<file path="flow/run.sh">
#!/bin/bash
# the make line also repeats each setting of config.mk as NAME=value (left out here)
make -C /OpenROAD-flow-scripts/flow DESIGN_CONFIG=/design/flow/config.mk WORK_HOME=/design/flow/orfs CLKGATE_MAP_FILE= finish
</file>
<file path="flow/config.mk">
export PLATFORM = sky130hd
export DESIGN_NAME = auv_top
export DESIGN_NICKNAME = auv_top
export VERILOG_FILES = /design/flow/design.v
export SDC_FILE = /design/flow/constraint.sdc
export NUM_CORES = 4
export LEC_CHECK = 0
export CAP_MARGIN = 20
export CORE_MARGIN = 2
export CORE_UTILIZATION = 62
export CTS_CLUSTER_SIZE = 98
export SLEW_MARGIN = 20
</file>
<file path="flow/constraint.sdc">
create_clock -name core_clock -period 6.55 [get_ports {clk}]
set_input_delay 1.3100 -clock core_clock [delete_from_list [all_inputs] [get_ports {clk}]]
set_output_delay 1.3100 -clock core_clock [all_outputs]
set_load 0.01 [all_outputs]
</file>
<file path="flow/design.v">
`timescale 1ns/1ns
module auv_fetch #(
    parameter integer ADDR_WIDTH = 24,
    parameter integer ROM_SIZE = 16384,
    localparam integer RomSizeWords = ROM_SIZE / 4,
    localparam integer RomWidth = $clog2(RomSizeWords)
) (
    input   logic                       clk, rst_n, pop, jmp,
    input   logic   [ADDR_WIDTH-3:0]    pc_wr,
    output  logic   [31:0]              inst,
    output  logic   [ADDR_WIDTH-3:0]    pc_out,
    output  logic                       instret,
    output  logic   [RomWidth-1:0]      rom_adr,
    input   logic   [31:0]              rom_dat
);
    logic [RomWidth-1:0] rom_adr_fetch;
    assign rom_adr = rom_adr_fetch;
    logic [ADDR_WIDTH-3:0] pc, pc_next;
    assign pc_out = pc;
    assign pc_next = (pc + 1);
    assign inst = jmp ? 32'h00000013 : rom_dat;
    assign instret = pop;
    always_comb
        if (jmp)
            rom_adr_fetch = pc_wr[RomWidth-1:0];
        else if (pop)
            rom_adr_fetch = pc_next[RomWidth-1:0];
        else
            rom_adr_fetch = pc[RomWidth-1:0];
    always_ff @( posedge clk )
        if (jmp)
            pc <= pc_wr;
        else if (instret)
            pc <= pc_next;
endmodule
`timescale 1ns/1ns
module auv_decode #(
    parameter integer ADDR_WIDTH = 24
) (
    input   logic           clk, rst_n, flush, stall_i,
    input   logic   [31:0]  inst,
    input   logic   [ADDR_WIDTH-3:0] pc_in,
    output  logic   [ADDR_WIDTH-3:0] pc_out,
    output  logic           pop,
    output  logic   [31:0]  imm,
    output  logic   [ 3:0]  rs1, rs2, rd,
    output  logic   [ 2:0]  funct3,
    output  logic   [ 4:0]  csr_imm,
    output  logic           alu_en, mem_access, pc_wr, branch,
    output  logic           mem_wr, reg_wr, link,
    output  logic       sel_op1,
    output  logic       sel_op2,
    output  logic           csr_en, csr_rd,
    output  logic           exc_illegal_inst, exc_ecall, exc_ebreak,
    output  logic           ret, wfi,
    output  logic           alu_alt, zba_shadd,
    output  logic           zbs_bclrbext, zbs_binv, zbs_bset
);
    logic [31:0] imm_i;
    logic [3:0] rd_i;
    logic [2:0] funct3_i;
    always_comb begin : dec_imm_i
        casez (inst[6:2])
            'b0?101 : imm_i = {inst[31:12], 12'h0};
            'b11011 : imm_i = {{12{inst[31]}}, inst[19:12], inst[20], inst[30:21], 1'b0};
            'b11001, 'b00?00, 'b11100 : imm_i = {{20{inst[31]}}, inst[31:20]};
            'b11000 : imm_i = {{20{inst[31]}}, inst[7], inst[30:25], inst[11:8], 1'b0};
            'b01000 : imm_i = {{20{inst[31]}}, inst[31:25], inst[11:7]};
            'b01100 : imm_i = {{20{inst[31]}}, inst[31:25], 5'h0};
            default : imm_i = 0;
        endcase
    end
    assign rd_i = flush ? 0 : inst[10:7];
    always_comb
        case (inst[6:2])
            'b01101 : rs1 = 0;  
            'b00101 : rs1 = 0;  
            'b11011 : rs1 = 0;  
            default : rs1 = inst[18:15];
        endcase
    always_comb
        case (inst[6:2])
            'b01101 : rs2 = 0;  
            'b00101 : rs2 = 0;  
            'b11011 : rs2 = 0;  
            'b11000, 'b01000, 'b01100 : rs2 = inst[23:20];
            default : rs2 = 0;
        endcase
    assign funct3_i = flush ? 0 : inst[14:12];
    assign pop = ~stall_i;
    always_ff @( posedge clk or negedge rst_n )
        if (~rst_n) begin
            csr_imm <= 0;
            rd <= 0;
            funct3 <= 0;
        end else if (flush) begin
            csr_imm <= 0;
            rd <= 0;
            funct3 <= 0;
        end else if (~stall_i) begin
            csr_imm <= inst[19:15];
            rd <= rd_i;
            funct3 <= funct3_i;
        end
    always_ff @( posedge clk )
        if (rst_n & ~flush & ~stall_i) begin
            imm <= imm_i;
            pc_out <= pc_in;
        end
    logic alu_en_i, mem_access_i, pc_wr_i, branch_i;
    logic mem_wr_i, reg_wr_i, link_i, csr_en_i;
    logic sel_op1_i;
    logic sel_op2_i;
    logic alu_alt_i;
    logic zbs_bclrbext_i, zbs_binv_i, zbs_bset_i;
    logic zba_shadd_i;
    logic funct7_unimpl;
    always_comb begin
        alu_alt_i = 0;
        zbs_bclrbext_i = 0;
        zbs_binv_i = 0;
        zbs_bset_i = 0;
        zba_shadd_i = 0;
        funct7_unimpl = 0;
        if (alu_en_i & ((sel_op2_i == 1'b0) | (inst[13:12] == 2'b01)))
            case (inst[31:25])
                'b0000000 : begin end
                'b0100000 : alu_alt_i = 1;
                'b0010000 : zba_shadd_i = (alu_en_i & (sel_op2_i == 1'b0));
                'b0100100 : zbs_bclrbext_i = 1;
                'b0110100 : zbs_binv_i = 1;
                'b0010100 : zbs_bset_i = 1;
                default : funct7_unimpl = 1;
            endcase
    end
    always_ff @( posedge clk or negedge rst_n )
        if (~rst_n) begin
            alu_alt <= 0;
            zba_shadd <= 0;
            zbs_bclrbext <= 0;
            zbs_binv <= 0;
            zbs_bset <= 0;
        end else if (flush) begin
            alu_alt <= 0;
            zba_shadd <= 0;
            zbs_bclrbext <= 0;
            zbs_binv <= 0;
            zbs_bset <= 0;
        end else if (~stall_i) begin
            alu_alt <= alu_alt_i;
            zba_shadd <= zba_shadd_i;
            zbs_bclrbext <= zbs_bclrbext_i;
            zbs_binv <= zbs_binv_i;
            zbs_bset <= zbs_bset_i;
        end
    always_comb begin
        exc_illegal_inst = 0;
        exc_ecall = 0;
        exc_ebreak = 0;
        ret = 0;
        wfi = 0;
        alu_en_i = 0;
        mem_access_i = 0;
        pc_wr_i = 0;
        branch_i = 0;
        mem_wr_i = 0;
        reg_wr_i = 0;
        link_i = 0;
        csr_en_i = 0;
        sel_op1_i = 1'b0;
        sel_op2_i = 1'b0;
        if (inst[1:0] != 2'b11) begin
            exc_illegal_inst = 1;
        end else begin
            case (inst[6:2])
                'b00000 : begin  
                    mem_access_i = 1;
                    sel_op2_i = 1'b1;
                end
                'b00100 : begin  
                    exc_illegal_inst = 0;
                    alu_en_i = 1;
                    reg_wr_i = 1;
                    sel_op2_i = 1'b1;
                end
                'b00101 : begin  
                    reg_wr_i = 1;
                    sel_op1_i = 1'b1;
                    sel_op2_i = 1'b1;
                end
                'b01000 : begin  
                    mem_access_i = 1;
                    mem_wr_i = 1;
                    sel_op2_i = 1'b1;
                end
                'b01100 : begin  
                    exc_illegal_inst = funct7_unimpl;
                    alu_en_i = 1;
                    reg_wr_i = 1;
                end
                'b01101 : begin  
                    reg_wr_i = 1;
                    sel_op2_i = 1'b1;
                end
                'b11000 : begin  
                    pc_wr_i = 1;
                    branch_i = 1;
                    sel_op1_i = 1'b1;
                    sel_op2_i = 1'b1;
                end
                'b11001 : begin  
                    pc_wr_i = 1;
                    reg_wr_i = 1;
                    link_i = 1;
                    sel_op2_i = 1'b1;
                end
                'b11011 : begin  
                    pc_wr_i = 1;
                    reg_wr_i = 1;
                    link_i = 1;
                    sel_op1_i = 1'b1;
                    sel_op2_i = 1'b1;
                end
                'b11100 : begin  
                    case (inst[14:12])
                        'b000 : begin
                            casez (inst[31:20])
                                'b0000000_00000 : exc_ecall = 1;
                                'b0000000_00001 : exc_ebreak = 1;
                                'b0011000_00010 : ret = 1;
                                'b0001000_00101 : wfi = 1;
                                default : exc_illegal_inst = 1;
                            endcase
                        end
                        'b100 : exc_illegal_inst = 1;
                        default : csr_en_i = 1;
                    endcase
                end
                default : begin  
                    exc_illegal_inst = 1;
                end
            endcase
        end
    end
    always_ff @( posedge clk or negedge rst_n )
        if (~rst_n) begin
            alu_en <= 0;
            mem_access <= 0;
            pc_wr <= 0;
            branch <= 0;
            mem_wr <= 0;
            reg_wr <= 0;
            link <= 0;
            csr_en <= 0;
            csr_rd <= 0;
            sel_op1 <= 1'b0;
            sel_op2 <= 1'b0;
        end else if (flush) begin
            alu_en <= 0;
            mem_access <= 0;
            pc_wr <= 0;
            branch <= 0;
            mem_wr <= 0;
            reg_wr <= 0;
            link <= 0;
            csr_en <= 0;
            csr_rd <= 0;
            sel_op1 <= 1'b0;
            sel_op2 <= 1'b0;
        end else if (~stall_i) begin
            alu_en <= alu_en_i;
            mem_access <= mem_access_i;
            pc_wr <= pc_wr_i;
            branch <= branch_i;
            mem_wr <= mem_wr_i;
            reg_wr <= reg_wr_i;
            link <= link_i;
            csr_en <= csr_en_i;
            csr_rd <= (inst[10:7] != 0);
            sel_op1 <= sel_op1_i;
            sel_op2 <= sel_op2_i;
        end
endmodule
`timescale 1ns/1ns
module auv_regfile (
    input   logic           clk, we, stall,
    input   logic   [ 3:0]  ra0, ra1, wa,
    input   logic   [31:0]  wd,
    output  logic   [31:0]  rd0, rd1
);
    reg [31:0] ram [0:15];
    always_ff @( posedge clk )
        if (we)
            ram[wa] <= wd;
    always_ff @( posedge clk )
        if (stall)
            rd0 <= rd0;
        else if (ra0 == 0)
            rd0 <= 0;
        else if (we && ra0 == wa)
            rd0 <= wd;
        else
            rd0 <= ram[ra0];
     always_ff @( posedge clk )
        if (stall)
            rd1 <= rd1;
        else if (ra1 == 0)
            rd1 <= 0;
        else if (we && ra1 == wa)
            rd1 <= wd;
        else
            rd1 <= ram[ra1];
endmodule
`timescale 1ns/1ns
module auv_execute #(
    parameter integer ADDR_WIDTH = 24
) (
    input   logic           clk, rst_n, stall_i,
    input   logic   [31:0]  imm, rs1, rs2, pc,
    input   logic   [ 2:0]  funct3,
    input   logic           alu_en, mem_access, pc_wr_i, branch,
    input   logic           mem_wr, reg_wr_i, link,
    input   logic       sel_op1,
    input   logic       sel_op2,
    output  logic   [31:0]  reg_wr_dat,
    output  logic   [ADDR_WIDTH-1:0] pc_wr,
    output  logic           stall_o, reg_wr_o, jmp, flush,
    output  logic           exc_load_misalign, exc_store_misalign,
    output  logic           exc_load_fault, exc_store_fault,
    input   logic           alu_alt, zba_shadd,
    input   logic           zbs_bclrbext, zbs_binv, zbs_bset,
    output  logic   [ADDR_WIDTH-1:0] wb_adr_o,
    input   logic   [15:0]  wb_dat_i,
    output  logic   [15:0]  wb_dat_o,
    output  logic   [ 1:0]  wb_sel_o,
    output  logic           wb_we_o, wb_stb_o, wb_cyc_o,
    input   logic           wb_ack_i, wb_stall_i, wb_err_i
);
    logic branch_taken, lt, ltu;
    assign lt = $signed(rs1) < $signed(rs2);
    assign ltu = rs1 < rs2;
    always_comb begin
        if (branch) begin
            case (funct3)
                'h0 : branch_taken = (rs1 == rs2);
                'h1 : branch_taken = (rs1 != rs2);
                'h4 : branch_taken = lt;
                'h5 : branch_taken = ~lt;
                'h6 : branch_taken = ltu;
                'h7 : branch_taken = ~ltu;
                default : branch_taken = 0;
            endcase
        end else begin
            branch_taken = 1;
        end
    end
    logic [31:0] op1, op2;
    always_comb
        case (sel_op1)
            1'b1 : op1 = pc;
            default : begin
                case ({zba_shadd, funct3})
                    default : op1 = rs1;
                    'b1010 : op1 = {rs1[30:0], 1'b0};  
                    'b1100 : op1 = {rs1[29:0], 2'b0};  
                    'b1110 : op1 = {rs1[28:0], 3'b0};  
                endcase
            end
        endcase
    always_comb
        case (sel_op2)
            1'b1 : op2 = imm;
            default : op2 = rs2;
        endcase
    logic [31:0] alu_add, alu_xor, alu_or, alu_and;
    logic [31:0] alu_sl, alu_sr, alu_slt, alu_sltu;
    logic [31:0] alu_bclr, alu_bext, alu_binv, alu_bset;
    assign alu_add = op1 + (alu_alt ? ~op2 : op2) + {31'h0, alu_alt};
    assign alu_xor = op1 ^ op2;
    assign alu_or = op1 | op2;
    assign alu_and = op1 & op2;
    assign alu_sl = op1 << op2[4:0];
    logic [31:0] alu_sra;
    assign alu_sra = $signed(op1) >>> op2[4:0];
    assign alu_sr = alu_alt ? alu_sra : (op1 >> op2[4:0]);
    assign alu_slt = ($signed(op1) < $signed(op2)) ? 32'h1 : 32'h0;
    assign alu_sltu = (op1 < op2) ? 32'h1 : 32'h0;
    logic [31:0] alu_bmask;
    assign alu_bmask = 32'h1 << op2[4:0];
    assign alu_bclr = op1 & ~alu_bmask;
    assign alu_bext = {31'h0, op1[op2[4:0]]};
    assign alu_binv = op1 ^ alu_bmask;
    assign alu_bset = op1 | alu_bmask;
    logic [31:0] alu_out;
    always_comb
        if (alu_en)
            case (funct3)
                default : alu_out = alu_add;
                'h1 : begin
                    if (zbs_bclrbext)
                        alu_out = alu_bclr;
                    else if (zbs_binv)
                        alu_out = alu_binv;
                    else if (zbs_bset)
                        alu_out =  alu_bset;
                    else
                        alu_out = alu_sl;
                end
                'h2 : begin
                    if (zba_shadd)
                        alu_out = alu_add;
                    else
                        alu_out = alu_slt;
                end
                'h3 : alu_out = alu_sltu;
                'h4 : begin
                    if (zba_shadd)
                        alu_out = alu_add;
                    else
                        alu_out = alu_xor;
                end
                'h5 : begin
                    if (zbs_bclrbext)
                        alu_out = alu_bext;
                    else
                        alu_out = alu_sr;
                end
                'h6 : begin
                    if (zba_shadd)
                        alu_out = alu_add;
                    else
                        alu_out = alu_or;
                end
                'h7 : alu_out = alu_and;
            endcase
        else
            alu_out = alu_add;
    assign pc_wr = alu_out[ADDR_WIDTH-1:0];
    assign jmp = pc_wr_i & branch_taken;
    assign flush = jmp;
    logic [1:0] state_bus;
    logic [31:0] mem_dat;
    logic mem_reg_wr;  
    assign reg_wr_o = ~stall_i & (mem_reg_wr | reg_wr_i);
    always_comb
        if (mem_reg_wr)
            reg_wr_dat = mem_dat;
        else if (link)
            reg_wr_dat = pc + 4;
        else
            reg_wr_dat = alu_out;
    assign exc_load_fault = mem_access & ~mem_wr & wb_err_i;
    assign exc_store_fault = mem_access & mem_wr & wb_err_i;
    logic misalign;
    assign exc_load_misalign = mem_access & misalign & ~mem_wr;
    assign exc_store_misalign = mem_access & misalign & mem_wr;
    always_comb
        case (funct3[1:0])
            1 : misalign = alu_out[0];
            2 : misalign = (alu_out[1:0] != 0);
            default : misalign = 0;
        endcase
    assign wb_we_o = mem_wr;
    assign wb_adr_o[ADDR_WIDTH-1:2] = alu_out[ADDR_WIDTH-1:2];
    assign wb_adr_o[1] = (funct3 == 2) ? (state_bus == 1) : alu_out[1];
    assign wb_adr_o[0] = 0;
    always_comb
        case (funct3[1:0])
            0 : begin
                wb_dat_o = {rs2[7:0], rs2[7:0]};
                wb_sel_o = alu_out[0] ? 2'b10 : 2'b01;
            end
            1 : begin
                wb_dat_o = rs2[15:0];
                wb_sel_o = 2'b11;
            end
            default : begin
                wb_dat_o = (state_bus == 1) ? rs2[31:16] : rs2[15:0];
                wb_sel_o = 2'b11;
            end
        endcase
    logic [15:0] word_buf;  
    always_comb
        case (funct3[1:0])
            'h0: begin
                if (alu_out[0])
                    mem_dat = {{24{~funct3[2] & wb_dat_i[15]}}, wb_dat_i[15:8]};
                else
                    mem_dat = {{24{~funct3[2] & wb_dat_i[7]}}, wb_dat_i[7:0]};
            end
            'h1 : mem_dat = {{16{~funct3[2] & wb_dat_i[15]}}, wb_dat_i};
            default : mem_dat = {wb_dat_i, word_buf};
        endcase
    logic mem_access_good;  
    assign mem_access_good = ~stall_i & ~misalign & mem_access;
    always_ff @( posedge clk or negedge rst_n )
        if (~rst_n)
            state_bus <= 0;
        else begin
            case (state_bus)
                0 : begin
                    if (~wb_stall_i & mem_access_good) begin
                        if (funct3[1:0] == 2)
                            state_bus <= 1;
                        else
                            state_bus <= 2;
                    end
                end
                1 : begin
                    state_bus <= wb_stall_i ? 1 : 2;
                end
                default : state_bus <= 0;
            endcase
        end
    always_ff @( posedge clk )
        if (rst_n && state_bus == 1 && wb_ack_i)
            word_buf <= wb_dat_i;
    logic stall_mem;
    always_comb
        case (state_bus)
            0 : begin
                stall_mem = mem_access_good;
                mem_reg_wr = 0;
                wb_stb_o = mem_access_good;
                wb_cyc_o = mem_access_good;
            end
            1 : begin
                stall_mem = 1;
                mem_reg_wr = 0;
                wb_stb_o = 1;
                wb_cyc_o = 1;
            end
            default : begin
                stall_mem = 0;
                mem_reg_wr = ~mem_wr;
                wb_stb_o = 0;
                wb_cyc_o = 1;
            end
        endcase
    assign stall_o = stall_mem | stall_i | jmp;
endmodule
`timescale 1ns/1ns
module auv_top #(
    parameter integer ADDR_WIDTH = 24,
    parameter integer ROM_SIZE = 16384,
    parameter [ADDR_WIDTH-1:0] RST_VECTOR = 'h0,
    localparam integer RomSizeWords = ROM_SIZE / 4,
    localparam integer RomWidth = $clog2(RomSizeWords)
) (
    input   logic                       clk, rst_n,
    output  logic   [RomWidth-1:0]      imem_adr,
    input   logic   [31:0]              imem_dat,
    output  logic   [ADDR_WIDTH-1:0]    wb_adr_o,
    input   logic   [15:0]              wb_dat_i,
    output  logic   [15:0]              wb_dat_o,
    output  logic   [ 1:0]              wb_sel_o,
    output  logic                       wb_we_o, wb_stb_o, wb_cyc_o,
    input   logic                       wb_ack_i, wb_stall_i
);
    logic [ADDR_WIDTH-3:0] id_pc, ex_pc;
    logic [31:0] if_inst;
    logic [31:0] id_imm;
    logic [3:0] id_rs1, id_rs2, id_rd;
    logic [2:0] id_funct3;
    logic id_pop, id_alu_en, id_mem_access, id_pc_wr, id_branch, id_mem_wr;
    logic id_reg_wr, id_link;
    logic id_alu_alt, id_zba_shadd, id_zbs_bclrbext, id_zbs_binv, id_zbs_bset;
    logic id_sel_op1;
    logic id_sel_op2;
    logic [31:0] reg_rs1, reg_rs2;
    logic [ADDR_WIDTH-1:0] ex_pc_wr;
    logic [31:0] ex_reg_wr_dat;
    logic ex_jmp, ex_stall, ex_flush;
    logic ex_reg_wr;
    logic boot;
    always_ff @( posedge clk or negedge rst_n )
        if (~rst_n)
            boot <= 1;
        else
            boot <= 0;
    logic [ADDR_WIDTH-3:0] pc_wr;
    logic jmp, flush;
    assign pc_wr = boot ? RST_VECTOR[ADDR_WIDTH-1:2] : ex_pc_wr[ADDR_WIDTH-1:2];
    assign jmp = ex_jmp | boot;
    assign flush = ex_flush | boot;
    auv_fetch #(
        .ADDR_WIDTH         ( ADDR_WIDTH        ),
        .ROM_SIZE           ( ROM_SIZE          )
    ) stage_if (
        .clk                ( clk               ),
        .rst_n              ( rst_n             ),
        .pop                ( id_pop            ),
        .jmp                ( jmp               ),
        .pc_wr              ( pc_wr             ),
        .inst               ( if_inst           ),
        .pc_out             ( id_pc             ),
        .instret            (                   ),
        .rom_adr            ( imem_adr          ),
        .rom_dat            ( imem_dat          )
    );
    auv_decode #(
        .ADDR_WIDTH         ( ADDR_WIDTH            )
    ) stage_id (
        .clk                ( clk                   ),
        .rst_n              ( rst_n                 ),
        .flush              ( flush                 ),
        .stall_i            ( ex_stall              ),
        .inst               ( if_inst               ),
        .pc_in              ( id_pc                 ),
        .pc_out             ( ex_pc                 ),
        .pop                ( id_pop                ),
        .imm                ( id_imm                ),
        .rs1                ( id_rs1                ),
        .rs2                ( id_rs2                ),
        .rd                 ( id_rd                 ),
        .funct3             ( id_funct3             ),
        .csr_imm            (                       ),
        .alu_en             ( id_alu_en             ),
        .mem_access         ( id_mem_access         ),
        .pc_wr              ( id_pc_wr              ),
        .branch             ( id_branch             ),
        .mem_wr             ( id_mem_wr             ),
        .reg_wr             ( id_reg_wr             ),
        .link               ( id_link               ),
        .sel_op1            ( id_sel_op1            ),
        .sel_op2            ( id_sel_op2            ),
        .csr_en             (                       ),
        .csr_rd             (                       ),
        .exc_illegal_inst   (                       ),
        .exc_ecall          (                       ),
        .exc_ebreak         (                       ),
        .ret                (                       ),
        .wfi                (                       ),
        .alu_alt            ( id_alu_alt            ),
        .zba_shadd          ( id_zba_shadd          ),
        .zbs_bclrbext       ( id_zbs_bclrbext       ),
        .zbs_binv           ( id_zbs_binv           ),
        .zbs_bset           ( id_zbs_bset           )
    );
    auv_regfile regfile (
        .clk    ( clk           ),
        .we     ( ex_reg_wr     ),
        .stall  ( ex_stall      ),
        .ra0    ( id_rs1        ),
        .ra1    ( id_rs2        ),
        .wa     ( id_rd         ),
        .wd     ( ex_reg_wr_dat ),
        .rd0    ( reg_rs1       ),
        .rd1    ( reg_rs2       )
    );
    auv_execute #(
        .ADDR_WIDTH         ( ADDR_WIDTH            )
    ) stage_ex (
        .clk                ( clk                   ),
        .rst_n              ( rst_n                 ),
        .stall_i            ( boot                  ),
        .imm                ( id_imm                ),
        .rs1                ( reg_rs1               ),
        .rs2                ( reg_rs2               ),
        .pc                 ( {{(32-ADDR_WIDTH){1'b0}}, ex_pc, 2'b0} ),
        .funct3             ( id_funct3             ),
        .alu_en             ( id_alu_en             ),
        .mem_access         ( id_mem_access         ),
        .pc_wr_i            ( id_pc_wr              ),
        .branch             ( id_branch             ),
        .mem_wr             ( id_mem_wr             ),
        .reg_wr_i           ( id_reg_wr             ),
        .link               ( id_link               ),
        .sel_op1            ( id_sel_op1            ),
        .sel_op2            ( id_sel_op2            ),
        .reg_wr_dat         ( ex_reg_wr_dat         ),
        .pc_wr              ( ex_pc_wr              ),
        .stall_o            ( ex_stall              ),
        .reg_wr_o           ( ex_reg_wr             ),
        .jmp                ( ex_jmp                ),
        .flush              ( ex_flush              ),
        .exc_load_misalign  (                       ),
        .exc_store_misalign (                       ),
        .exc_load_fault     (                       ),
        .exc_store_fault    (                       ),
        .alu_alt            ( id_alu_alt            ),
        .zba_shadd          ( id_zba_shadd          ),
        .zbs_bclrbext       ( id_zbs_bclrbext       ),
        .zbs_binv           ( id_zbs_binv           ),
        .zbs_bset           ( id_zbs_bset           ),
        .wb_adr_o           ( wb_adr_o              ),
        .wb_dat_i           ( wb_dat_i              ),
        .wb_dat_o           ( wb_dat_o              ),
        .wb_sel_o           ( wb_sel_o              ),
        .wb_we_o            ( wb_we_o               ),
        .wb_stb_o           ( wb_stb_o              ),
        .wb_cyc_o           ( wb_cyc_o              ),
        .wb_ack_i           ( wb_ack_i              ),
        .wb_stall_i         ( wb_stall_i            ),
        .wb_err_i           ( 1'b0                  )
    );
endmodule
</file>
==> impl_metrics.tcl, run 1 <==
# flow metrics
set metrics [dict create \
    dp_cells 6127 \
    ys_async_sr_fraction_pct 3.61 \
    clk_path_buf_depth 3 \
    tool.error "[ERROR GRT-0232] Routing congestion too high. Check the congestion heatmap in the GUI." \
    synthAoiAreaFrac_pct 24.5 \
    synth_cell_types 114 \
    synthCells 4750 \
    grt_overflow 123 \
    yosysSeqAreaShare_pct 43.3 \
    place_area_sq_um 53700 \
    root_buffer "clkbuf_16" \
    ys_area_sq_um 47800 \
    ys_warn_count 5 \
    syn-cell-area_sq_um 47800 \
    synth-edff-count 668 \
    chipWidth_microns 282 \
    cts_sinks 693 \
    synth-seq-cells 693 \
    htreeDepth 3 \
    dieHeight_microns 282 \
    dpl.hpwl_mm 176 \
    most_common_cell "edfxtp_1" \
    io_pins 109 \
    post-place-ws_ps -343 \
    topCombFamilyByArea "AND-OR/OR-AND gates" \
    place_congestion 1.24 \
    port_buffers 107 \
    chip_area_sq_um 79300 \
    largest_area_cell "edfxtp_1" \
    fp_util_pct 62.8 \
    yosys-top-cells-count "668 x edfxtp_1, 394 x nand2_1, 303 x mux2i_1" \
    topCellsByArea "edfxtp_1 42%, mux2i_1 6.3%, ha_1 6.0%" \
    xor_share_pct 2.05 \
    synth_area_per_cell_sq_um 10.1 \
    ys_cells 4750 \
    haltStage "global routing" \
    core_area_sq_um 76100 \
    ys_sh_simple_pct 11.2 \
    mux_area_share_pct 8.12 \
    status "stopped before the end" \
    rows 101 \
    synth_top_flop_cell "edfxtp_1" \
    cts_buffers 71 \
    synth_top_area_share_pct 42.0 \
    synth_adder_area_share_pct 6.04 \
    ctsHoldBuffers 0 \
    grt_usage_pct 74.9 \
]
-- repair_timing --
item / in CTS
buffers inserted: 31
endpoints found under the setup margin: 37
pin swaps: 46
cloned: 2
gates resized: 167
-- routing by layer --
metal | global-route usage [%] | GRT overflow
met5 | 22.7 | 0
met4 | 72.7 | 55
met3 | 60.2 | 1
met2 | 91.2 | 67
met1 | 76.2 | 0
==> run 2, diff against run 1 <==
CORE_UTILIZATION = 13   (was 62)
CTS_CLUSTER_SIZE = not set   (was 98)
clock period = 17.2 ns   (was 6.55 ns; I/O delays follow)
==> run 2 against run 1 <==
  * The run now finishes clean
  * Synthesized area is the same
  * Die area grew to 4.7 times the previous value
  * Synthesized cell count is the same
==> impl_metrics.tcl, run 2 <==
# collected from the flow reports
set metrics [dict create \
    endpoint_kind "output port" \
    timing.final.hold_violations 0 \
    fp_util_pct 13.1 \
    hold_end "stage_ex.state_bus[0]$_DFF_PN1_" \
    cp_slowest_cell "a211oi_1" \
    hold_start "stage_ex.state_bus[1]$_DFF_PN0_" \
    status "complete, no violations" \
    grt_pass1_vias 41259 \
    worstPathRequired_ps 13760 \
    synth_adder_area_share_pct 6.04 \
    post_drt_wl_per_cell_microns 27.6 \
    syn-cell-area_sq_um 47800 \
    grtUsageMet3_pct 3.22 \
    grt_overflow 0 \
    yosys-top-cells-count "668 x edfxtp_1, 394 x nand2_1, 303 x mux2i_1" \
    mux_area_share_pct 8.12 \
    cp_num_cells 20 \
    synth_top_flop_cell "edfxtp_1" \
    synth_cell_types 114 \
    rows 222 \
    setup_tns_ps 0 \
    drt-total-wl_mm 267 \
    place_area_sq_um 55200 \
    topCellsByArea "edfxtp_1 42%, mux2i_1 6.3%, ha_1 6.0%" \
    tool_warnings 132 \
    dpl.hpwl_mm 193 \
    p_comb_mw 1.37 \
    routed_via_density 4.65 \
    antenna_left 0 \
    fin_area_sq_um 57600 \
    htreeDepth 3 \
    grtUsageMet1_pct 16.2 \
    cellPowerDensity_nw_per_um2 86.5 \
    cp_data_arrival_time_ps 8770 \
    power.group.top "registers" \
    grt_max_degree 120 \
    synth-edff-count 668 \
    drc 0 \
    cts_buffers 69 \
    path_max_fanout 62 \
    pwr-share-clk_pct 31.5 \
    reg2reg_depth 20 \
    setup-violations-final 0 \
    grt_usage_pct 13.6 \
    synth_area_per_cell_sq_um 10.1 \
    port_buffers 107 \
    ctsHoldBuffers 0 \
    cts_sinks 693 \
    num_vias 44885 \
    synth_top_area_share_pct 42.0 \
    topCombFamilyByArea "AND-OR/OR-AND gates" \
    seqPwrFrac_pct 41.0 \
    fin_crit_sh_pct 71.0 \
    cp_common_cell "buf_4" \
    ys_async_sr_fraction_pct 3.61 \
    synthCells 4750 \
    grt_first_pass_wirelength_mm 356 \
    antenna_found_initial 28 \
    clock.fmax_mhz 81.9 \
    skew_ps 44.7 \
    p_int_mw 3.22 \
    p_seq_mw 2.04 \
    ys_cells 4750 \
    dieHeight_microns 610 \
    leakagePower_nw 19.4 \
    place_congestion 1.01 \
    p_switching_mw 1.76 \
    largest_area_cell "edfxtp_1" \
    most_common_cell "edfxtp_1" \
    post-cts-setup-buffers 0 \
    critical_path_class "flop to output port" \
    synth-seq-cells 693 \
    yosysSeqAreaShare_pct 43.3 \
    nets 5049 \
    worstReg2RegStart "stage_id.funct3[2]$_DFFE_PN0P_" \
    rsz0062_at_grt "false" \
    period_needed_ps 12210 \
    drv_slew 0 \
    grt.busiest_layer "met2" \
    root_buffer "clkbuf_16" \
    path_delay_family "AND-OR/OR-AND gates" \
    critPathMaxStageDelay_ps 820 \
    critical_path_buf_inv_count 4 \
    ys_area_sq_um 47800 \
    chipWidth_microns 610 \
    cts_tree "built" \
    synthAoiAreaFrac_pct 24.5 \
    xor_share_pct 2.05 \
    worst_pin_slew_ps 1290 \
    crit_chain "buf_4, a21o_1, buf_4, nand2_1, o21ai_1, inv_1, ha_1, nand4_1, or3_1, a211o_1, a211oi_1, nor4_1, a2111oi_2, nor2_1, nor2_2, a221o_2, a21oi_2, a21bo_2, a31oi_1, clkdlybuf4s50_1" \
    vdd_drop_max_uv 71.7 \
    cts_resized 0 \
    clk_path_buf_depth 3 \
    cp-endpoint "imem_adr[7]" \
    ys_sh_simple_pct 11.2 \
    worstHoldPathType "flop to flop" \
    whs_path_depth 1 \
    core_area_sq_um 366000 \
    use_met2_pct 21.8 \
    startpoint "stage_id.funct3[2]$_DFFE_PN0P_" \
    rr_endpoint "regfile.rd1[11]$_SDFFCE_PN0N_" \
    cp-start-kind "flop" \
    io_pins 109 \
    powerClk_mw 1.57 \
    clock_latency_ps 680 \
    chip_area_sq_um 372000 \
    r2r_slack_ps 8290 \
    area_delta_synth_final_pct 20.5 \
    cap_violations 0 \
    ys_warn_count 5 \
    slew_headroom_pct 13.9 \
    clkTransAtPathRegs_ps 70 \
    power_switching_share_pct 35.4 \
    power_frac_comb_pct 27.6 \
    drt_pass1_iterations 8 \
    first_iter_violations 7365 \
]
[run 2: stage by stage]
step                      setup slack, ps  util (%)  instances  total power, mW  hold slack (ps)
after floorplan                      9000         -       4751             2.68              410
after global placement               6120      15.1       9511             3.40              417
after detailed placement             6030      15.1       9512             3.39              425
after CTS                            5300      15.7       9639             4.94              440
after global routing                 4980      15.7       9652             5.09              443
final                                4990      15.7       9660             4.98              439
[run 2: metal layers]
layer  routed length, microns  up-vias
met2                   120000     3217
met5                       93        -
li1                         -    18607
met4                    21500       14
met3                    28400      675
met1                    97100    22372
[run 2: area by class of cell]
type | instances | area (sq um)
fillers | 40724 | 308000
inverters | 172 | 646
repair buffers | 317 | 2670
diodes | 21 | 52.6
clock inverters | 45 | 494
flip-flops and latches | 693 | 20700
clock buffers | 82 | 1820
multi-input cells | 3514 | 25200
well taps | 4816 | 6030
==> run 3, diff against run 2 <==
CORE_UTILIZATION = 57   (was 13)
MAX_ROUTING_LAYER = met4   (was not set)
PLACE_DENSITY_LB_ADDON = 0.1   (was not set)
SETUP_SLACK_MARGIN = 2.6   (was not set)
clock period = 8.73 ns   (was 17.2 ns; I/O delays follow)
==> run 3 against run 2 <==
  * The flow now stops in global routing
  * Synthesized cell count did not move
  * Die area fell by 77%
  * Synthesized area unchanged
==> impl_metrics.tcl, run 3 <==
# flow metrics
set metrics [dict create \
    grt_overflow 4 \
    synth_top_flop_cell "edfxtp_1" \
    cts_buffers 67 \
    ys_cells 4750 \
    dp_cells 5856 \
    root_buffer "clkbuf_16" \
    synth_cell_types 114 \
    chip_area_sq_um 86200 \
    tool.error "[ERROR GRT-0232] Routing congestion too high. Check the congestion heatmap in the GUI." \
    cts_sinks 693 \
    haltStage "global routing" \
    fp_util_pct 57.4 \
    dpl.hpwl_mm 186 \
    syn-cell-area_sq_um 47800 \
    yosys-top-cells-count "668 x edfxtp_1, 394 x nand2_1, 303 x mux2i_1" \
    port_buffers 107 \
    synth-edff-count 668 \
    clk_path_buf_depth 3 \
    synthCells 4750 \
    most_common_cell "edfxtp_1" \
    ys_warn_count 5 \
    htreeDepth 3 \
    grt_usage_pct 75.5 \
    synth_adder_area_share_pct 6.04 \
    largest_area_cell "edfxtp_1" \
    dieHeight_microns 294 \
    synth_area_per_cell_sq_um 10.1 \
    synth-seq-cells 693 \
    ys_area_sq_um 47800 \
    ys_sh_simple_pct 11.2 \
    io_pins 109 \
    status "stopped before the end" \
    ctsHoldBuffers 0 \
    place_congestion 1.26 \
    mux_area_share_pct 8.12 \
    topCellsByArea "edfxtp_1 42%, mux2i_1 6.3%, ha_1 6.0%" \
    synthAoiAreaFrac_pct 24.5 \
    chipWidth_microns 294 \
    yosysSeqAreaShare_pct 43.3 \
    xor_share_pct 2.05 \
    topCombFamilyByArea "AND-OR/OR-AND gates" \
    synth_top_area_share_pct 42.0 \
    ys_async_sr_fraction_pct 3.61 \
    core_area_sq_um 83300 \
    rows 106 \
]
run 3: stage by stage:
stage               setup slack (ps)  instance area, sq um  hold WS [ps]
floorplan                       2550                 47900           410
global placement                 777                 51300           427
detailed placement               619                 51300           437
CTS                             1510                 56500           464
run 3: timing repair:
item,4_1_cts
pin swaps,114
resized,445
endpoints found under the setup margin,649
buffers inserted,147
cloned,8
run 3: per-layer routing:
| metal | global-route usage, % | overflow |
|---|---|---|
| met1 | 76.3 | 0 |
| met2 | 89.9 | 1 |
| met3 | 56.7 | 1 |
| met4 | 73.4 | 2 |
| met5 | - | - |
==> run 4, diff against run 3 <==
CAP_MARGIN = 0   (was 20)
CELL_PAD_IN_SITES_DETAIL_PLACEMENT = 1   (was not set)
CORE_ASPECT_RATIO = 1.37   (was not set)
CORE_UTILIZATION = 65   (was 57)
CTS_CLUSTER_SIZE = 34   (was not set)
GPL_TIMING_DRIVEN = 0   (was not set)
MAX_ROUTING_LAYER = not set   (was met4)
MIN_ROUTING_LAYER = met2   (was not set)
PLACE_DENSITY = 0.67   (was not set)
PLACE_DENSITY_LB_ADDON = not set   (was 0.1)
SETUP_SLACK_MARGIN = 1.39   (was 2.6)
SLEW_MARGIN = 25   (was 20)
clock period = 7.67 ns   (was 8.73 ns; I/O delays follow)
==> run 4 against run 3 <==
  * Synthesized area unchanged
  * The run fails in clock tree synthesis
  * Die area decreased by 12%
  * Synthesized cell count unchanged
==> impl_metrics.tcl, run 4 <==
# flow metrics
set metrics [dict create \
    haltStage "clock tree synthesis" \
    chip_area_sq_um 75700 \
    largest_area_cell "edfxtp_1" \
    syn-cell-area_sq_um 47800 \
    synth_top_area_share_pct 42.0 \
    topCombFamilyByArea "AND-OR/OR-AND gates" \
    synth_cell_types 114 \
    ys_warn_count 5 \
    ys_area_sq_um 47800 \
    synth-seq-cells 693 \
    most_common_cell "edfxtp_1" \
    ys_async_sr_fraction_pct 3.61 \
    yosys-top-cells-count "668 x edfxtp_1, 394 x nand2_1, 303 x mux2i_1" \
    tool.error "[ERROR DPL-0033] detailed placement checks failed during check placement." \
    synth_adder_area_share_pct 6.04 \
    io_pins 109 \
    status "stopped before the end" \
    post-place-ws_ps -1900 \
    synth_top_flop_cell "edfxtp_1" \
    yosysSeqAreaShare_pct 43.3 \
    synthCells 4750 \
    fp_util_pct 65.6 \
    place_congestion 2.13 \
    ys_cells 4750 \
    port_buffers 102 \
    synthAoiAreaFrac_pct 24.5 \
    mux_area_share_pct 8.12 \
    topCellsByArea "edfxtp_1 42%, mux2i_1 6.3%, ha_1 6.0%" \
    xor_share_pct 2.05 \
    ys_sh_simple_pct 11.2 \
    rows 116 \
    core_area_sq_um 72900 \
    synth_area_per_cell_sq_um 10.1 \
    synth-edff-count 668 \
    dpl.hpwl_mm 218 \
    chipWidth_microns 236 \
    dieHeight_microns 321 \
]
run 4: per-stage QoR:
| step | power, mW | cell area, sq um | instances |
|---|---|---|---|
| 2_1_floorplan | 6.02 | 47800 | 4751 |
| 3_3_place_gp | 7.35 | 50000 | 5797 |
| 3_5_place_dp | 7.58 | 51000 | 5852 |
==> run 5, diff against run 4 <==
CAP_MARGIN = 30   (was 0)
CELL_PAD_IN_SITES_DETAIL_PLACEMENT = not set   (was 1)
CORE_ASPECT_RATIO = 0.73   (was 1.37)
CORE_MARGIN = 5   (was 2)
CORE_UTILIZATION = 66   (was 65)
CTS_CLUSTER_SIZE = not set   (was 34)
MAX_ROUTING_LAYER = met4   (was not set)
MIN_ROUTING_LAYER = not set   (was met2)
PLACE_DENSITY = not set   (was 0.67)
PLACE_DENSITY_LB_ADDON = 0.11   (was not set)
SETUP_SLACK_MARGIN = 2.88   (was 1.39)
TNS_END_PERCENT = 60   (was not set)
clock period = 11.8 ns   (was 7.67 ns; I/O delays follow)
==> run 5 against run 4 <==
  * The run fails in global routing
  * Synthesized area did not move
  * Synthesized cell count did not move
  * Die area rose by 2.9%
==> impl_metrics.tcl, run 5 <==
# flow metrics
set metrics [dict create \
    mux_area_share_pct 8.12 \
    dpl.hpwl_mm 206 \
    fp_util_pct 66.5 \
    core_area_sq_um 71900 \
    topCombFamilyByArea "AND-OR/OR-AND gates" \
    port_buffers 102 \
    place_congestion 1.45 \
    cts_buffers 67 \
    yosysSeqAreaShare_pct 43.3 \
    ys_warn_count 5 \
    xor_share_pct 2.05 \
    ys_cells 4750 \
    synth_adder_area_share_pct 6.04 \
    status "stopped before the end" \
    grt_overflow 1 \
    dieHeight_microns 240 \
    most_common_cell "edfxtp_1" \
    largest_area_cell "edfxtp_1" \
    rows 84 \
    ys_async_sr_fraction_pct 3.61 \
    io_pins 109 \
    yosys-top-cells-count "668 x edfxtp_1, 394 x nand2_1, 303 x mux2i_1" \
    synthCells 4750 \
    ys_area_sq_um 47800 \
    ys_sh_simple_pct 11.2 \
    haltStage "global routing" \
    synth_top_area_share_pct 42.0 \
    chipWidth_microns 325 \
    synth_top_flop_cell "edfxtp_1" \
    synthAoiAreaFrac_pct 24.5 \
    chip_area_sq_um 78000 \
    ctsHoldBuffers 0 \
    syn-cell-area_sq_um 47800 \
    synth_area_per_cell_sq_um 10.1 \
    clk_path_buf_depth 3 \
    tool.error "[ERROR GRT-0232] Routing congestion too high. Check the congestion heatmap in the GUI." \
    root_buffer "clkbuf_16" \
    topCellsByArea "edfxtp_1 42%, mux2i_1 6.3%, ha_1 6.0%" \
    htreeDepth 3 \
    synth-edff-count 668 \
    place_area_sq_um 51300 \
    synth-seq-cells 693 \
    cts_sinks 693 \
    grt_usage_pct 74.5 \
    synth_cell_types 114 \
]
## run 5: what timing repair did
action                                  CTS
buffers inserted                         26
pin swaps                                18
gates cloned                              0
gates resized                           109
endpoints found under the setup margin   38
## run 5: per-stage QoR
stage          util [%]  TNS, ps  setup slack, ps  instances
3_3_place_gp       69.5   -25500             -410       5799
3_5_place_dp       71.3        0             1460       5871
4_1_cts            75.3        0             2690       6020
2_1_floorplan         -        0             4170       4751
## run 5: routing by layer
metal / GRT usage, % / overflow
met5: - / -
met4: 50.4 / 0
met3: 67.8 / 0
met2: 83.4 / 0
met1: 81.5 / 1
==> run 6, diff against run 5 <==
ABC_AREA = 0   (was not set)
CAP_MARGIN = 20   (was 30)
CELL_PAD_IN_SITES_DETAIL_PLACEMENT = 0   (was not set)
CORE_ASPECT_RATIO = not set   (was 0.73)
CORE_MARGIN = 2   (was 5)
CORE_UTILIZATION = 24   (was 66)
CTS_CLUSTER_DIAMETER = 58   (was not set)
GPL_TIMING_DRIVEN = not set   (was 0)
MAX_ROUTING_LAYER = not set   (was met4)
PLACE_DENSITY = 0.84   (was not set)
PLACE_DENSITY_LB_ADDON = not set   (was 0.11)
SETUP_SLACK_MARGIN = 1.89   (was 2.88)
SLEW_MARGIN = 20   (was 25)
TNS_END_PERCENT = not set   (was 60)
clock period = 7.43 ns   (was 11.8 ns; I/O delays follow)
==> run 6 against run 5 <==
  * Now clean on timing, DRC and antenna
  * Synthesized cell count stayed put
  * Synthesized area stayed put
  * Die area went up to 2.6 times the previous value
==> impl_metrics.tcl, run 6 <==
# collected from the flow reports
set metrics [dict create \
    status "complete, no violations" \
    cp_num_cells 24 \
    xor_share_pct 2.05 \
    antenna_left 0 \
    period_needed_ps 7150 \
    core_area_sq_um 198000 \
    post-place-ws_ps 151 \
    cts_buffers 69 \
    clk_path_buf_depth 3 \
    rsz0062_at_grt "true" \
    synth_top_flop_cell "edfxtp_1" \
    power_switching_share_pct 34.8 \
    p_seq_mw 4.71 \
    powerClk_mw 3.73 \
    pwr-share-clk_pct 29.5 \
    dpl.hpwl_mm 183 \
    clkTransAtPathRegs_ps 70 \
    holdWs_ps 436 \
    place_congestion 1.13 \
    drc 0 \
    skew_ps 46.7 \
    power_frac_comb_pct 33.3 \
    ys_sh_simple_pct 11.2 \
    cp-start-kind "flop" \
    rows 163 \
    layout_setup_ws_ps 275 \
    p_int_mw 8.24 \
    topCellsByArea "edfxtp_1 42%, mux2i_1 6.3%, ha_1 6.0%" \
    drt_pass1_iterations 10 \
    final_core_util_pct 31.5 \
    clock_latency_ps 680 \
    num_vias 50077 \
    chipWidth_microns 450 \
    place_area_sq_um 54600 \
    cp_common_cell "buf_6" \
    dieHeight_microns 450 \
    synth_top_area_share_pct 42.0 \
    setup_tns_ps 0 \
    setup-violations-final 0 \
    yosysSeqAreaShare_pct 43.3 \
    port_buffers 107 \
    ys_warn_count 5 \
    cts_sinks 693 \
    fp_util_pct 24.2 \
    cp_slowest_cell "dfrtp_2" \
    chip_area_sq_um 203000 \
    rr_endpoint "regfile.ram[11][27]$_DFFE_PP_" \
    largest_area_cell "edfxtp_1" \
    reg2reg_depth 31 \
    worstPathRequired_ps 5940 \
    synth_area_per_cell_sq_um 10.1 \
    critical_path_buf_inv_count 7 \
    critical_path_class "flop to output port" \
    p_comb_mw 4.20 \
    worstReg2RegStart "stage_id.funct3[1]$_DFFE_PN0P_" \
    path_max_fanout 7 \
    cellPowerDensity_nw_per_um2 203 \
    nets 5569 \
    fin_area_sq_um 62300 \
    grt_usage_pct 24.0 \
    clock.fmax_mhz 140 \
    dp_cells 7576 \
    ys_area_sq_um 47800 \
    area_delta_synth_final_pct 30.5 \
    grt_max_degree 120 \
    worst_pin_slew_ps 1470 \
    root_buffer "clkbuf_16" \
    grt_pass1_vias 46549 \
    post_drt_wl_per_cell_microns 32.9 \
    ys_cells 4750 \
    cts_tree "built" \
    hold_end "stage_ex.state_bus[0]$_DFF_PN1_" \
    power_mw 12.6 \
    drt-total-wl_mm 263 \
    synth-edff-count 668 \
    synth_cell_types 114 \
    drv_slew 0 \
    cp_data_arrival_time_ps 5670 \
    worstHoldPathType "flop to flop" \
    path_delay_family "AND-OR/OR-AND gates" \
    htreeDepth 3 \
    endpoint_kind "output port" \
    synth_adder_area_share_pct 6.04 \
    final_cells 7988 \
    mux_area_share_pct 8.12 \
    leakagePower_nw 22.7 \
    crit_chain "ha_4, buf_12, and3b_2, buf_6, buf_4, o2bb2ai_2, o21a_1, ha_4, nand4_1, or3_4, a211o_1, a211oi_4, nor4_4, a2111oi_2, buf_4, nor2_4, nor2_2, a221o_2, buf_12, buf_6, a21oi_4, a21bo_2, a31oi_4, buf_6" \
    first_iter_violations 10290 \
    vdd_drop_max_uv 164 \
    power.group.top "registers" \
    hold_start "stage_ex.state_bus[1]$_DFF_PN0_" \
    topCombFamilyByArea "AND-OR/OR-AND gates" \
    synth-seq-cells 693 \
    tool_warnings 135 \
    synthCells 4750 \
    cap_violations 0 \
    startpoint "stage_id.funct3[1]$_DFFE_PN0P_" \
    ys_async_sr_fraction_pct 3.61 \
    seqPwrFrac_pct 37.3 \
    io_pins 109 \
    most_common_cell "edfxtp_1" \
    grt_overflow 0 \
    antenna_found_initial 17 \
    whs_path_depth 1 \
    cp-endpoint "imem_adr[7]" \
    r2r_slack_ps 1260 \
    p_switching_mw 4.41 \
    syn-cell-area_sq_um 47800 \
    critPathMaxStageDelay_ps 440 \
    grt_first_pass_wirelength_mm 354 \
    synthAoiAreaFrac_pct 24.5 \
    yosys-top-cells-count "668 x edfxtp_1, 394 x nand2_1, 303 x mux2i_1" \
    timing.final.hold_violations 0 \
    fin_crit_sh_pct 96.3 \
    routed_via_density 6.27 \
    slew_headroom_pct 2.23 \
]
==> run 6: routing by layer <==
metal / vias to the layer above / track usage, % / part of all wire [%]
met2: 5103 / 36.1 / 42
met5: - / 0 / 0.047
met3: 1560 / 8.51 / 15
li1: 19673 / - / -
met4: 10 / 20.1 / 11
met1: 23731 / 27.3 / 32
==> run 6: area by class of cell <==
cell class	count	area, sq um
antenna	8	20.0
clock buffer	82	1810
clock inverter	42	586
fill	19616	135000
inverter	172	732
multi-input combinational	3519	27400
sequential	693	20700
tap	2640	3300
timing repair buffer	821	7710
timing repair inverter	11	81.3
==> run 6: what timing repair did <==
item / 4_1_cts / 5_1_grt
hold buffers: 0 / 0
cloned: 5 / 23
setup endpoints to repair: 679 / 678
buffers inserted: 128 / 121
gates resized: 387 / 385
pin swaps: 114 / 166
==> run 7, diff against run 6 <==
ABC_AREA = not set   (was 0)
CELL_PAD_IN_SITES_DETAIL_PLACEMENT = not set   (was 0)
CORE_MARGIN = 3   (was 2)
CORE_UTILIZATION = 22   (was 24)
CTS_CLUSTER_DIAMETER = not set   (was 58)
PLACE_DENSITY = not set   (was 0.84)
PLACE_DENSITY_LB_ADDON = 0.22   (was not set)
SETUP_SLACK_MARGIN = not set   (was 1.89)
SLEW_MARGIN = 15   (was 20)
clock period = 15.2 ns   (was 7.43 ns; I/O delays follow)
==> run 7 against run 6 <==
  * Largest power group unchanged
  * Critical endpoint is now imem_adr[9]
  * Largest cell class unchanged
  * Highest routed layer unchanged
  * Sequential cell count did not move
  * Core utilization fell by 5.9 points
  * Combinational power fell by 64%
  * Non-clock buffer count fell by 505
==> impl_metrics.tcl, run 7 <==
# collected from the flow reports
set metrics [dict create \
    setup_tns_ps 0 \
    first_iter_violations 5668 \
    clock_latency_ps 680 \
    cp-start-kind "flop" \
    area_delta_synth_final_pct 15.6 \
    fp_util_pct 22.2 \
    mux_area_share_pct 8.12 \
    drv_slew 0 \
    topCellsByArea "edfxtp_1 42%, mux2i_1 6.3%, ha_1 6.0%" \
    endpoint_kind "output port" \
    ys_warn_count 5 \
    clkTransAtPathRegs_ps 70 \
    grt_usage_pct 23.4 \
    synth-edff-count 668 \
    ys_cells 4750 \
    hold_start "stage_ex.state_bus[1]$_DFF_PN0_" \
    drt-total-wl_mm 272 \
    drc 0 \
    seqPwrFrac_pct 40.3 \
    path_max_fanout 45 \
    cp_num_cells 22 \
    cts_resized 0 \
    chipWidth_microns 472 \
    dieHeight_microns 472 \
    rows 170 \
    fin_crit_sh_pct 78.9 \
    synthCells 4750 \
    core_area_sq_um 215000 \
    synth-seq-cells 693 \
    critical_path_class "flop to output port" \
    routed_via_density 5.76 \
    grt_overflow 0 \
    synth_area_per_cell_sq_um 10.1 \
    critPathMaxStageDelay_ps 710 \
    pwr-share-clk_pct 33.3 \
    cts_sinks 693 \
    rsz0062_at_grt "false" \
    topCombFamilyByArea "AND-OR/OR-AND gates" \
    ys_sh_simple_pct 11.2 \
    ys_async_sr_fraction_pct 3.61 \
    root_buffer "clkbuf_16" \
    cap_violations 0 \
    drt_pass1_iterations 9 \
    worst_pin_slew_ps 1300 \
    p_switching_mw 1.97 \
    path_delay_family "AND-OR/OR-AND gates" \
    cts_buffers 79 \
    cellPowerDensity_nw_per_um2 104 \
    p_int_mw 3.76 \
    antenna_found_initial 25 \
    synth_adder_area_share_pct 6.04 \
    final_core_util_pct 25.7 \
    post-place-ws_ps 4030 \
    nets 5058 \
    synth_top_area_share_pct 42.0 \
    worstReg2RegStart "stage_id.funct3[1]$_DFFE_PN0P_" \
    timing.final.hold_violations 0 \
    whs_path_depth 1 \
    power_mw 5.73 \
    grt_first_pass_wirelength_mm 366 \
    hold_end "stage_ex.state_bus[0]$_DFF_PN1_" \
    largest_area_cell "edfxtp_1" \
    antenna_left 0 \
    htreeDepth 3 \
    skew_ps 24.9 \
    slew_headroom_pct 12.5 \
    crit_chain "inv_1, ha_2, buf_4, a21o_1, buf_4, nand2_1, o21ai_1, inv_1, ha_1, nand4_1, or3_1, a211o_1, a211oi_1, nor4_1, a2111oi_2, nor2_1, nor2_2, a221o_2, a211oi_2, xnor2_1, a21boi_1, clkdlybuf4s50_1" \
    vdd_drop_max_uv 71.2 \
    port_buffers 107 \
    status "complete, no violations" \
    num_vias 44288 \
    chip_area_sq_um 223000 \
    critical_path_buf_inv_count 5 \
    xor_share_pct 2.05 \
    yosysSeqAreaShare_pct 43.3 \
    syn-cell-area_sq_um 47800 \
    reg2reg_depth 20 \
    io_pins 109 \
    fillerInstances 22948 \
    synth_cell_types 114 \
    period_needed_ps 11990 \
    most_common_cell "edfxtp_1" \
    worstPathRequired_ps 12160 \
    clk_path_buf_depth 3 \
    synth_top_flop_cell "edfxtp_1" \
    setup-violations-final 0 \
    grt_max_degree 120 \
    grt_pass1_vias 42180 \
    power_switching_share_pct 34.4 \
    power_frac_comb_pct 26.4 \
    leakagePower_nw 19.5 \
    clock.fmax_mhz 83.4 \
    cts_tree "built" \
    ctsHoldBuffers 0 \
    r2r_slack_ps 6530 \
    dpl.hpwl_mm 192 \
    post-cts-setup-buffers 0 \
    worstHoldPathType "flop to flop" \
    place_congestion 1.03 \
    p_seq_mw 2.31 \
    power.group.top "registers" \
    powerClk_mw 1.91 \
    synthAoiAreaFrac_pct 24.5 \
    rr_endpoint "regfile.ram[10][29]$_DFFE_PP_" \
    yosys-top-cells-count "668 x edfxtp_1, 394 x nand2_1, 303 x mux2i_1" \
    cp_slowest_cell "o21ai_1" \
    post_drt_wl_per_cell_microns 35.4 \
    layout_setup_ws_ps 3210 \
    ys_area_sq_um 47800 \
    p_comb_mw 1.51 \
    startpoint "stage_id.funct3[1]$_DFFE_PN0P_" \
    tool_warnings 130 \
    cp-endpoint "imem_adr[9]" \
    cp_data_arrival_time_ps 8950 \
]
-- run 7: area by class of cell --
cell class	instances	area, sq um	area share, %
antenna	7	17.5	0.0317
clock buffer	101	2140	3.88
clock inverter	43	379	0.687
inverter	172	646	1.17
multi-input combinational	3514	25100	45.5
sequential	693	20700	37.5
tap	2838	3550	6.43
timing repair buffer	316	2650	4.80
-- run 7: per-layer routing --
| layer | global-route usage, % | vias to the layer above | part of all wire (%) |
|---|---|---|---|
| li1 | - | 18610 | - |
| met1 | 29.5 | 22540 | 40 |
| met2 | 37.3 | 2488 | 45 |
| met3 | 4.03 | 640 | 7.9 |
| met4 | 14.5 | 10 | 7.2 |
| met5 | 0 | - | 0.025 |
-- run 7: through the flow --
step           hold slack (ps)  area, sq um  instances
2_1_floorplan              410        47800       4751
3_3_place_gp               435        52700       7531
3_5_place_dp               424        52700       7531
4_1_cts                    453        55200       7675
5_1_grt                    491        55200       7678
6_report                   442        55200       7684
==> run 8, diff against run 7 <==
CORE_UTILIZATION = 50   (was 22)
PLACE_DENSITY = 0.42   (was not set)
PLACE_DENSITY_LB_ADDON = not set   (was 0.22)
SETUP_SLACK_MARGIN = 1.11   (was not set)
clock period = 6.5 ns   (was 15.2 ns; I/O delays follow)
==> run 8 against run 7 <==
  * The layout now fails its checks (setup timing)
  * Critical path depth is 3 higher
  * Worst setup slack worse by 3400 ps
  * Routed wire length is 1.4% lower
  * Sequential share of layout area fell by 2.4 points
  * Die area is 55% lower
  * Sequential cell count did not move
  * Worst hold slack worse by 3.3 ps
  * Clock-buffer cell count is 17 lower
  * Sequential power up 130%
==> impl_metrics.tcl, run 8 <==
# collected from the flow reports
set metrics [dict create \
    status "finished with violations" \
    so_faults "setup timing" \
    timing.final.hold_violations 0 \
    yosys-top-cells-count "668 x edfxtp_1, 394 x nand2_1, 303 x mux2i_1" \
    grtUsageMet1_pct 60.0 \
    syn-cell-area_sq_um 47800 \
    r2r_slack_ps 670 \
    antenna_left 0 \
    cts_buffers 73 \
    hold_end "stage_ex.state_bus[0]$_DFF_PN1_" \
    routed_via_density 7.52 \
    vdd_drop_max_uv 348 \
    slew_headroom_pct 6.91 \
    ctsHoldBuffers 0 \
    grt_first_pass_wirelength_mm 367 \
    clk_path_buf_depth 3 \
    clock.fmax_mhz 149 \
    power_switching_share_pct 34.2 \
    io_pins 109 \
    core_area_sq_um 94000 \
    power_mw 14.1 \
    hold_start "stage_ex.state_bus[1]$_DFF_PN0_" \
    most_common_cell "edfxtp_1" \
    grt_overflow 0 \
    chipWidth_microns 315 \
    worst_pin_slew_ps 1400 \
    ys_async_sr_fraction_pct 3.61 \
    rsz0062_at_grt "true" \
    setup_tns_ps -2590 \
    period_needed_ps 6710 \
    synth_top_area_share_pct 42.0 \
    synth_area_per_cell_sq_um 10.1 \
    p_comb_mw 4.39 \
    largest_area_cell "edfxtp_1" \
    synth_adder_area_share_pct 6.04 \
    worstReg2RegStart "stage_id.funct3[1]$_DFFE_PN0P_" \
    drt-total-wl_mm 268 \
    path_max_fanout 5 \
    dieHeight_microns 315 \
    synth-seq-cells 693 \
    mux_area_share_pct 8.12 \
    p_int_mw 9.26 \
    cts_sinks 693 \
    p_switching_mw 4.81 \
    cp-start-kind "flop" \
    cp-endpoint "imem_adr[7]" \
    synthAoiAreaFrac_pct 24.5 \
    worstHoldPathType "flop to flop" \
    nets 5586 \
    fp_util_pct 50.8 \
    drt_pass1_iterations 7 \
    grt_max_degree 120 \
    grt.busiest_layer "met2" \
    grt_pass1_vias 46925 \
    area_delta_synth_final_pct 23.6 \
    power_frac_comb_pct 31.2 \
    clock_latency_ps 660 \
    ys_cells 4750 \
    cp_data_arrival_time_ps 5410 \
    topCellsByArea "edfxtp_1 42%, mux2i_1 6.3%, ha_1 6.0%" \
    cp_num_cells 25 \
    leakagePower_nw 22.5 \
    grtUsageMet3_pct 21.1 \
    xor_share_pct 2.05 \
    whs_path_depth 1 \
    synth_top_flop_cell "edfxtp_1" \
    yosysSeqAreaShare_pct 43.3 \
    num_vias 49822 \
    critical_path_buf_inv_count 7 \
    cap_violations 0 \
    dpl.hpwl_mm 191 \
    layout_setup_ws_ps -214 \
    antenna_found_initial 20 \
    ys_sh_simple_pct 11.2 \
    tool_warnings 134 \
    post-place-ws_ps -228 \
    cellPowerDensity_nw_per_um2 238 \
    endpoint_kind "output port" \
    topCombFamilyByArea "AND-OR/OR-AND gates" \
    drv_slew 0 \
    synth-edff-count 668 \
    skew_ps 38.1 \
    setup-violations-final 19 \
    place_congestion 1.14 \
    critPathMaxStageDelay_ps 460 \
    post_drt_wl_per_cell_microns 40.4 \
    htreeDepth 3 \
    synthCells 4750 \
    ys_warn_count 5 \
    clkTransAtPathRegs_ps 70 \
    path_delay_family "AND-OR/OR-AND gates" \
    final_core_util_pct 62.8 \
    drc 0 \
    reg2reg_depth 19 \
    cts_tree "built" \
    power.group.top "registers" \
    startpoint "stage_id.funct3[1]$_DFFE_PN0P_" \
    root_buffer "clkbuf_16" \
    grt_usage_pct 52.9 \
    rows 112 \
    cp_slowest_cell "a221o_2" \
    rr_endpoint "regfile.ram[13][25]$_DFFE_PP_" \
    chip_area_sq_um 99300 \
    seqPwrFrac_pct 38.2 \
    powerClk_mw 4.31 \
    p_seq_mw 5.38 \
    use_met2_pct 76.7 \
    fin_crit_sh_pct 103 \
    port_buffers 107 \
    ys_area_sq_um 47800 \
    worstPathRequired_ps 5200 \
    first_iter_violations 9370 \
    critical_path_class "flop to output port" \
    synth_cell_types 114 \
    pwr-share-clk_pct 30.6 \
]
## run 8: cell type report
type,instances,area [sq um]
tap,1254,1570
inverter,172,682
fill,7585,35000
antenna,11,27.5
timing repair inverter,1,7.51
sequential,693,20700
clock buffer,84,1890
multi-input combinational,3514,26400
clock inverter,44,561
timing repair buffer,849,7220
## run 8: stage by stage
step	instance area (sq um)	std cells	hold WS (ps)
4_1_cts	58300	6584	440
3_3_place_gp	54600	6402	422
5_1_grt	59000	6616	464
3_5_place_dp	54600	6402	416
6_report	59100	6622	439
2_1_floorplan	48100	4751	410
## run 8: metal layers
metal / vias up / share of wire, %
met1: 23580 / 32
met2: 5020 / 41
met5: - / 0.042
li1: 19665 / -
met3: 1541 / 15
met4: 16 / 12
## run 8: repair_timing
item,4_1_cts,5_1_grt
pin swaps,76,46
cloned,2,1
hold endpoints to repair,0,0
gates resized,305,114
buffers inserted,52,22
endpoints found under the setup margin,671,677
==> run 9, diff against run 8 <==
CAP_MARGIN = 0   (was 20)
CORE_MARGIN = 2   (was 3)
CORE_UTILIZATION = 72   (was 50)
CTS_CLUSTER_DIAMETER = 100   (was not set)
CTS_CLUSTER_SIZE = 49   (was not set)
MAX_ROUTING_LAYER = met4   (was not set)
PLACE_DENSITY = not set   (was 0.42)
SETUP_SLACK_MARGIN = -0.67   (was 1.11)
SLEW_MARGIN = 20   (was 15)
clock period = 6.52 ns   (was 6.5 ns; I/O delays follow)
==> run 9 against run 8 <==
  * The flow now stops in global routing
  * Synthesized area unchanged
  * Synthesized cell count unchanged
  * Die area decreased by 31%
==> impl_metrics.tcl, run 9 <==
# flow metrics
set metrics [dict create \
    yosys-top-cells-count "668 x edfxtp_1, 394 x nand2_1, 303 x mux2i_1" \
    most_common_cell "edfxtp_1" \
    yosysSeqAreaShare_pct 43.3 \
    core_area_sq_um 65700 \
    chipWidth_microns 262 \
    synthCells 4750 \
    place_congestion 1.53 \
    dp_cells 5797 \
    rows 94 \
    xor_share_pct 2.05 \
    root_buffer "clkbuf_16" \
    synthAoiAreaFrac_pct 24.5 \
    grt_overflow 89 \
    ctsHoldBuffers 0 \
    ys_sh_simple_pct 11.2 \
    place_area_sq_um 52200 \
    largest_area_cell "edfxtp_1" \
    status "stopped before the end" \
    fp_util_pct 72.7 \
    htreeDepth 1 \
    synth_cell_types 114 \
    ys_area_sq_um 47800 \
    cts_sinks 693 \
    dieHeight_microns 262 \
    topCellsByArea "edfxtp_1 42%, mux2i_1 6.3%, ha_1 6.0%" \
    synth-seq-cells 693 \
    clk_path_buf_depth 3 \
    topCombFamilyByArea "AND-OR/OR-AND gates" \
    synth_adder_area_share_pct 6.04 \
    synth-edff-count 668 \
    synth_area_per_cell_sq_um 10.1 \
    ys_warn_count 5 \
    cts_buffers 23 \
    synth_top_area_share_pct 42.0 \
    io_pins 109 \
    haltStage "global routing" \
    grt_usage_pct 76.4 \
    dpl.hpwl_mm 150 \
    tool.error "[ERROR GRT-0116] Global routing finished with congestion. Check the congestion regions in the DRC Viewer." \
    ys_cells 4750 \
    chip_area_sq_um 68500 \
    ys_async_sr_fraction_pct 3.61 \
    post-place-ws_ps -284 \
    synth_top_flop_cell "edfxtp_1" \
    mux_area_share_pct 8.12 \
    syn-cell-area_sq_um 47800 \
    port_buffers 107 \
]
[run 9: repair_timing]
action / CTS
setup endpoints to repair: 15
gates resized: 20
pin swaps: 4
setup buffers: 2
[run 9: layer usage]
metal  GRT usage [%]  overflow
met1            77.9         3
met2            89.4        38
met3            63.7         7
met4            65.7        41
met5               -         -
Power figures rest on the tool's default switching activity, not on a simulated workload.
